Design b58_cliky, start of the top module:
module b58_cliky
	(
		CLOCK_50,						 
    KEY,
    SW,
    HEX0, HEX1, HEX2, HEX3, HEX4, HEX5, HEX6, HEX7,
		PLOT_X,
		PLOT_Y,
		PLOT_COLOUR,
		PLOT_EN
	);
Settings: LEC_CHECK=0, ABC_AREA=1, CAP_MARGIN=20, CORE_MARGIN=2, CORE_UTILIZATION=72, CTS_CLUSTER_SIZE=93, PLACE_DENSITY=0.6, SLEW_MARGIN=20, TNS_END_PERCENT=20; clock period 11.3 ns.
run.sh (not shown) runs the stock make flow with config.mk's settings and CLKGATE_MAP_FILE=.
The first run finished but failed the layout checks on negative setup slack.
Next try:
Settings changed: ABC_AREA 1 to default, CTS_CLUSTER_SIZE 93 to default, PLACE_DENSITY 0.6 to 0.66, TNS_END_PERCENT 20 to 5.
Clock period 11.3 ns to 10.3 ns, I/O delays scaled along.
Result:
- The new run completed and failed the layout checks on negative setup slack
- clock-buffer cell count is higher by 2
- synthesized area climbs slightly
- worst setup slack loses 2.0 ns
- synthesized cell count goes down by about a fifth
- flip-flop count stays the same
- maximum frequency decreases by a little under a tenth
- total power is higher by roughly a tenth
- wire length increases by a quarter to a third
- sequential power rose by roughly a tenth
- cell area is higher by roughly a tenth
- final cell count falls by a few percent
Next try:
Settings changed: ABC_AREA from default to 1, CELL_PAD_IN_SITES_GLOBAL_PLACEMENT from default to 0, CORE_UTILIZATION 72 to 68, CTS_CLUSTER_DIAMETER from default to 30, CTS_CLUSTER_SIZE from default to 41, GPL_TIMING_DRIVEN from default to 1, HOLD_SLACK_MARGIN from default to -0.09, PLACE_DENSITY 0.66 to default, TNS_END_PERCENT 5 to default.
=> This time the run died in global routing (5_1_grt) with GRT-0232; area after synthesis shrinks by 1.7%; die size grows by 4.0%; synthesized cell count grows by 16%.
Next try:
Settings changed: ABC_AREA 1 to default, CORE_UTILIZATION 68 to 58, CTS_CLUSTER_DIAMETER 30 to default, CTS_CLUSTER_SIZE 41 to default, HOLD_SLACK_MARGIN -0.09 to default.
Clock period 10.3 ns to 8.98 ns, I/O delays scaled along.
The new run completed and failed the layout checks on negative setup slack.
Die area grows by 19%.
Synthesized area grows by about 1.7%.
Synthesized cell count shrinks by 14%.

* * *

Starting RTL as in the previous note.
make LEC_CHECK=0 CAP_MARGIN=25 CORE_ASPECT_RATIO=1.52 CORE_MARGIN=5 CORE_UTILIZATION=40 CTS_CLUSTER_SIZE=95 GPL_ROUTABILITY_DRIVEN=0 HOLD_SLACK_MARGIN=0.14 MIN_ROUTING_LAYER=met2 PLACE_DENSITY=0.6 SLEW_MARGIN=15 finish   # period 16.0 ns
The first run finished clean.
Change:
CAP_MARGIN = 20   (was 25)
CORE_ASPECT_RATIO = not set   (was 1.52)
CORE_MARGIN = 2   (was 5)
CORE_UTILIZATION = 52   (was 40)
CTS_CLUSTER_SIZE = 92   (was 95)
GPL_ROUTABILITY_DRIVEN = not set   (was 0)
HOLD_SLACK_MARGIN = not set   (was 0.14)
MIN_ROUTING_LAYER = not set   (was met2)
SLEW_MARGIN = 20   (was 15)
clock period = 10.9 ns   (was 16.0 ns; I/O delays follow)
Sequential cell count does not change.
First-iteration DRC count went down by 82%.
Maximum frequency went up by 44%.
Global-route usage went down by 3.6 points.
Via count went down by about 26%.
Clock power went up by 39%.
Routed wire length went down by 5.3%.
Worst setup slack degrades by 430 ps.
Change:
CORE_UTILIZATION = 59   (was 52)
CTS_CLUSTER_SIZE = not set   (was 92)
PLACE_DENSITY = not set   (was 0.6)
clock period = 8.44 ns   (was 10.9 ns; I/O delays follow)
Result:
- The new run completed, yet does not pass: setup timing
- final cell count goes up by 2.9%
- via count increases by 7.4%
- wire length grows by 8.9%
- combinational power went up by 31%

* * *

== v27 ==
Starting RTL as in the previous note.
Design b58_cliky, start of the top module:
module b58_cliky
	(
		CLOCK_50,						 
    KEY,
    SW,
    HEX0, HEX1, HEX2, HEX3, HEX4, HEX5, HEX6, HEX7,
		PLOT_X,
		PLOT_Y,
		PLOT_COLOUR,
		PLOT_EN
	);
export LEC_CHECK = 0
export CAP_MARGIN = 20
export CELL_PAD_IN_SITES_GLOBAL_PLACEMENT = 0
export CORE_MARGIN = 2
export CORE_UTILIZATION = 65
export GPL_TIMING_DRIVEN = 1
export PLACE_DENSITY = 0.91
export SLEW_MARGIN = 20
create_clock -name core_clock -period 7.84 [get_ports {CLOCK_50}]
v27 did not finish: a tool error stopped it during 5_1_grt.
> inputs changed (v27 -> v59)
- changing CORE_UTILIZATION from 65 to 60
- removing GPL_TIMING_DRIVEN (formerly 1)
- removing CELL_PAD_IN_SITES_GLOBAL_PLACEMENT (formerly 0)
- removing PLACE_DENSITY (formerly 0.91)
- changing the clock period (ns, I/O delays scaled along) from 7.84 to 8.46
### Flow results
The layout from v59, despite a flow that completed every stage, fails the layout checks, with the failing checks listed as negative setup slack. v59 against v27: number of ports placed on the die boundary was more or less identical; area of the placeable core went up by 2700 um^2; area of the die went up by 8.1%; number of rows in the core area went up by 3. Diff v59 and v27: final weighted congestion of routability-driven global placement higher in v27. Delta (v59 minus v27): placed wire-length estimate climbed about 0.36%, horizontal die size climbed 7.0 um, number of resized instances in the post-cts repair step dropped 2.
The following lists how v24 was set up differently from v59:
- swapping 60 for 26 in CORE_UTILIZATION
- putting PLACE_DENSITY at 0.6 where nothing was set
- swapping 8.46 for 15.2 in the clock period (ns, I/O delays scaled along)
## What came out
Going from v59 to v24, the setup slack after placement was found to have gone up by 3700 ps. Taking v59 as the reference, in v24 register fraction of the total cell area has increased; chip footprint higher; post-DP HPWL has decreased. v24 | status: complete | timing, DRC, antenna: pass. v24 — worst hold slack 11 ps lower, v59 as reference. Delta (v24 minus v59): combinational share of power dropped 1.0 points, global-route wire length before repair dropped 12 mm, wire length dropped 14%. Comparing v59 and v24, the lower number of non-clock buffers in the layout was measured on v24. Cell-internal power in v24 is 0.86 mW below v59.
Modified inputs, v41 compared to v24
- CORE_UTILIZATION changed from 26 to 72
- CTS_CLUSTER_DIAMETER newly set to 233
- ABC_AREA newly set to 1
- PLACE_DENSITY changed from 0.6 to 0.64
- the clock period (ns, I/O delays scaled along) changed from 15.2 to 11.7
Notes after the runs:
v41 -> stages 100% | layout checks FAIL | negative setup slack
On wire length of the first global-routing pass, v41 does better than v24.
Against v24, tally of non-filler cells in the final layout in v41 fell slightly.
met2 wire length was higher in the run labelled v41.
Against v24, v41 reports a utilization that is higher.
For v41, the highest-power group was sequential cells, unlike v24, where it was the clock network.
Looking at highest layer used for signal routing, the met4 result is from v24; the met5 one comes from v41.
The following lists how v21 was set up differently from v41:
- CORE_UTILIZATION: 72 -> 59
- PLACE_DENSITY: 0.64 -> unset
- ABC_AREA: 1 -> unset
- CTS_CLUSTER_DIAMETER: 233 -> unset
- SETUP_SLACK_MARGIN: unset -> 3.06
- the clock period (ns, I/O delays scaled along): 11.7 -> 11.3
==> results <==
v21 ran to completion and came out clean on the timing, design-rule and antenna checks.
Higher wire length after detailed routing among v21 and v41: v41
Summary: power, v21 worse than v41
Relative to v41, maximum vdd ir drop decreased by about 19% in v21.
Summary of v21 over v41: fraction of the mapped netlist area in simple logic gates fell by 14 points, fraction of met3 tracks used by global routing fell by 1.7 points.
Summary of v21 over v41: post-route minimum period went down by 1710 ps; worst-case reg-to-reg path depth went down 33.
Final design instance area without fill of v21 exceeds that of v41 by a little under 10%.
The core of v21 is less densely filled than that of v41.
Row insertion delay of the later-clocked pin in the worst-skew pair: v21 higher / v41 lower

* * *

## wip/yarrow
Starting RTL as in the previous note.
make LEC_CHECK=0 ABC_AREA=1 CAP_MARGIN=20 CELL_PAD_IN_SITES_GLOBAL_PLACEMENT=0 CORE_MARGIN=2 CORE_UTILIZATION=72 CTS_CLUSTER_DIAMETER=204 CTS_CLUSTER_SIZE=42 GPL_TIMING_DRIVEN=1 MAX_ROUTING_LAYER=met4 PLACE_DENSITY=0.91 SETUP_SLACK_MARGIN=-0.33 SLEW_MARGIN=20 finish   # period 6.23 ns
Status: wip/yarrow FAILED at 5_1_grt (tool error)
Setup changes, wip/yarrow to wip/nickel
- a change of CORE_UTILIZATION from 72 to 70
- a deleted SETUP_SLACK_MARGIN that had been -0.33
- a deleted MAX_ROUTING_LAYER that had been met4
- a deleted CTS_CLUSTER_SIZE that had been 42
- a change of CTS_CLUSTER_DIAMETER from 204 to 30
- a deleted ABC_AREA that had been 1
- a change of PLACE_DENSITY from 0.91 to 0.35
- a change of the clock period (ns, I/O delays scaled along) from 6.23 to 9.23
==> results <==
- Across wip/nickel and wip/yarrow, no clean finish was achieved.
- FAIL wip/nickel @ 5_1_grt: tool exited with error
- Looking only at count of mapped cells out of synthesis, and setting everything else aside, the higher value of wip/nickel and wip/yarrow goes to wip/yarrow.
- On synthesized-area fraction occupied by adder cells: wip/nickel sits above wip/yarrow.
- Total setup buffers inserted after CTS in wip/nickel vs wip/yarrow: up 9
- wip/nickel against wip/yarrow: area of the synthesized netlist per yosys stat +320 um2; number of gates resized after CTS increased 16.
Modified inputs, wip/quartz compared to wip/nickel
- a change of CORE_UTILIZATION from 70 to 65
- a deleted PLACE_DENSITY that had been 0.35
- an added ABC_AREA of 0
- a change of CTS_CLUSTER_DIAMETER from 30 to 57
- an added SETUP_SLACK_MARGIN of 2.44
- a change of the clock period (ns, I/O delays scaled along) from 9.23 to 9.03
## What came out
- The layout from wip/quartz, despite a flow that completed every stage, fails the layout checks, with the failing checks listed as negative setup slack.
- Delta (wip/quartz minus wip/nickel): HPWL reported at the end of detailed placement now sits lower, final RePlAce weighted congestion now sits lower, worst slack at placement now sits lower, core utilization at floorplan now sits lower.
- Compared to wip/nickel, wip/quartz was floorplanned on a bigger die.
- Of wip/quartz and wip/nickel, wip/nickel shows the lower die extent in x, with wip/quartz above it.
- When wip/quartz is measured against wip/nickel, its H-tree level count turns out 1 lower.
- The run showing the greater total setup buffers inserted after CTS is wip/nickel.
#### Input delta (wip/tundra over wip/quartz)
- a deleted SETUP_SLACK_MARGIN that had been 2.44
- a change of ABC_AREA from 0 to 1
- a change of the clock period (ns, I/O delays scaled along) from 9.03 to 10.3
[summary]
Finished, but not clean: wip/tundra, with negative setup slack. The initial core utilization in wip/tundra sits 0.58 points below the value recorded for wip/quartz. Compared wip/tundra vs wip/quartz, and clock network contribution to total cell area is up in wip/tundra. Compared with wip/quartz, in wip/tundra combined global-route utilization of all metal layers fell by 3.8 points; clock share of power moved up. Per the comparison of wip/tundra with wip/quartz, sequential share of power moved down, routed wire length moved down, mux contribution to synthesized area moved down, pre-CTS setup slack moved up, post-CTS setup buffer count moved down. Hold slack on wip/tundra is down relative to wip/quartz.
Input-level comparison between wip/willow and wip/tundra:
- clearing GPL_TIMING_DRIVEN, which used to be 1
- clearing ABC_AREA, which used to be 1
- clearing CELL_PAD_IN_SITES_GLOBAL_PLACEMENT, which used to be 0
- clearing CTS_CLUSTER_DIAMETER, which used to be 57
- putting PLACE_DENSITY at 0.66 where nothing was set
- swapping 65 for 69 in CORE_UTILIZATION
--- outcome ---
- As of wip/willow, count of standard-cell rows had fallen by a few percent compared to wip/tundra.
- Going from wip/tundra to wip/willow, met3 wirelength from detailed routing up 2.9%, number of levels the H-tree was split into flat, maximum clock frequency increased by about 7.5% relative to the old numbers.
- The flow for wip/willow finished, though final verification flagged negative setup slack.

* * *

run 1:
b58_cliky again, from the RTL that the note above started with.
Design b58_cliky, start of the top module:
module b58_cliky
	(
		CLOCK_50,						 
    KEY,
    SW,
    HEX0, HEX1, HEX2, HEX3, HEX4, HEX5, HEX6, HEX7,
		PLOT_X,
		PLOT_Y,
		PLOT_COLOUR,
		PLOT_EN
	);
	input			CLOCK_50;				 
	input   [9:0]   SW;
	input   [3:0]   KEY;
    output 	[6:0]   HEX0, HEX1, HEX2, HEX3, HEX4, HEX5, HEX6, HEX7;
	output	[7:0]	PLOT_X;
	output	[7:0]	PLOT_Y;
	output	[2:0]	PLOT_COLOUR;
	output			PLOT_EN;
   wire resetn;
   assign resetn = SW[0];
	wire [2:0] colour;
	wire [7:0] x;
        wire [7:0] y;
	wire writeEn;
	assign PLOT_X = x;
	assign PLOT_Y = y;
	assign PLOT_COLOUR = colour;
	assign PLOT_EN = writeEn;
   wire [2:0] next_square, curr_square;
   wire [6:0] next_colour;
   wire [2:0] curr_colour;
   wire [3:0] next_mode, curr_mode;
   wire [15:0] score, high_score;
   wire [3:0] lives;
   wire times_up, have_pressed, correct_answer;
   wire [9:0] squares_drawn;
   wire [19:0] current_state, next_state;
   wire [4:0] pressed_key;
   top_clicky top(
   		.clk(CLOCK_50),
   		.resetn(resetn),
   		.restart(SW[9]),
   		.key1(~KEY[3]), .key2(~KEY[2]), .key3(~KEY[1]), .key4(~KEY[0]),
   		.next_square(next_square), 
		.curr_square(curr_square),
   		.next_colour(next_colour), 
   		.curr_colour(curr_colour),
   		.next_mode(next_mode), 
   		.curr_mode(curr_mode),
   		.score(score),
  		.high_score(high_score),
  		.lives(lives),
  		.x(x), 
  		.y(y),  
  		.colour(colour),  
  		.times_up(times_up), 
  		.have_pressed(have_pressed), 
  		.correct_answer(correct_answer),
  ...
clock: 8.46 ns
lec_check: 0
cap_margin: 5
core_margin: 2
core_utilization: 72
cts_cluster_diameter: 135
cts_cluster_size: 38
setup_slack_margin: 2.45
slew_margin: 10
tns_end_percent: 5
Run 1 never completed; the flow aborted with a tool error in global routing.
--- input diff run 1..run 2 ---
Settings: CTS_CLUSTER_SIZE removed (was 38); TNS_END_PERCENT removed (was 5); CAP_MARGIN changed from 5 to 30; CTS_CLUSTER_DIAMETER changed from 135 to 32; PLACE_DENSITY newly set to 0.64; SLEW_MARGIN changed from 10 to 20; SETUP_SLACK_MARGIN removed (was 2.45); the clock period (ns, I/O delays scaled along) changed from 8.46 to 11.2.
### Flow results
Run 2 went all the way through synthesis, placement and routing and the layout is clean on timing, DRC and antenna. HPWL after detailed placement (lower): run 2. Total clock buffers created by CTS ended up 25 higher on run 2 than on run 1. Arithmetic-cell share of the synthesized area counting full adders, half adders and majority gates came out exactly the same in run 2 and run 1. On weighted congestion reported at the end of routability-driven placement, run 2 and run 1 are basically level. Diff run 1..run 2 | horizontal die size | unchanged.
### run 2 -> run 3
Settings: swapping 30 for 20 in CAP_MARGIN; putting SETUP_SLACK_MARGIN at 2.59 where nothing was set; swapping 11.2 for 11.6 in the clock period (ns, I/O delays scaled along).
Results
Diff run 2..run 3 | vertical die dimension | unchanged. Sequential share of the synthesized area: run 3 vs run 2 identical. Run 3 never completed, since it errored out during global routing. Diff run 2 -> run 3: placed instance area moved down, post-detailed-placement half-perimeter wirelength moved down, minimum setup slack after placement moved up. Fraction of registers with async set/reset came out exactly the same in run 2 and run 3.
--- input diff run 3..run 4 ---
Settings: a deleted SETUP_SLACK_MARGIN that had been 2.59; a change of PLACE_DENSITY from 0.64 to 0.6; a deleted CTS_CLUSTER_DIAMETER that had been 32; a change of CORE_UTILIZATION from 72 to 40; a change of the clock period (ns, I/O delays scaled along) from 11.6 to 15.2.
### Flow results
- No stage failed in run 4, and the final checks on the layout all came back clean.
- Diff run 4..run 3 | total standard cell area after synthesis | unchanged
- Per the comparison of run 4 with run 3, die outline width rose 33%; CTS H-tree depth has decreased.
- Summary of the comparison: CTS buffer count is lower in run 4, relative to run 3.
- Vertical die size (higher): run 4
Input changes introduced in run 5 (baseline for comparison: run 4):
Settings: CAP_MARGIN changed from 20 to 0; CORE_UTILIZATION changed from 40 to 72; PLACE_DENSITY changed from 0.6 to 0.66; the clock period (ns, I/O delays scaled along) changed from 15.2 to 10.3.
Compared with run 4, run 5 shows a lower floorplan die area.
Floorplan core area was lower in run 5 than in run 4.
Run 5 did not run to completion, as it errored out during global routing.
Run 4 -> run 5: number of levels in the clock H-tree delta 0, exact match
Modified inputs, run 6 compared to run 5
Settings: SETUP_SLACK_MARGIN now 2.45, previously not set; PLACE_DENSITY no longer set, was 0.66; CTS_CLUSTER_DIAMETER now 135, previously not set; CAP_MARGIN now 5, was 0; the clock period (ns, I/O delays scaled along) now 8.46, was 10.3.
--- outcome ---
Relative to run 5, TritonCTS buffer count decreased by 4.3% in run 6. Run 6 gives more instance count after placement with tap cells included than run 5 did. From run 5 to run 6 the numbers moved as follows: weighted congestion at the end of routability-driven global placement went up by 0.070; boundary pin count was more or less identical. Run 6 and run 5 ended up with roughly the same clock sink count. Die boundary height came out exactly the same in run 6 and run 5. From run 6 to run 5, per-instance average area after synthesis did not move at all. Synthesized-area fraction occupied by and/or/nand/nor cells came out exactly the same in run 6 and run 5. Min worst setup timing slack at the placement stage across run 6 and run 5: run 6. None of the runs run 6 and run 5 ends with a clean layout. Run 6: it failed with a tool error in global routing, so there are no final results. Run 5 terminated abnormally: global routing reported ODB-0269.
Power and IR drop assume default switching activity.
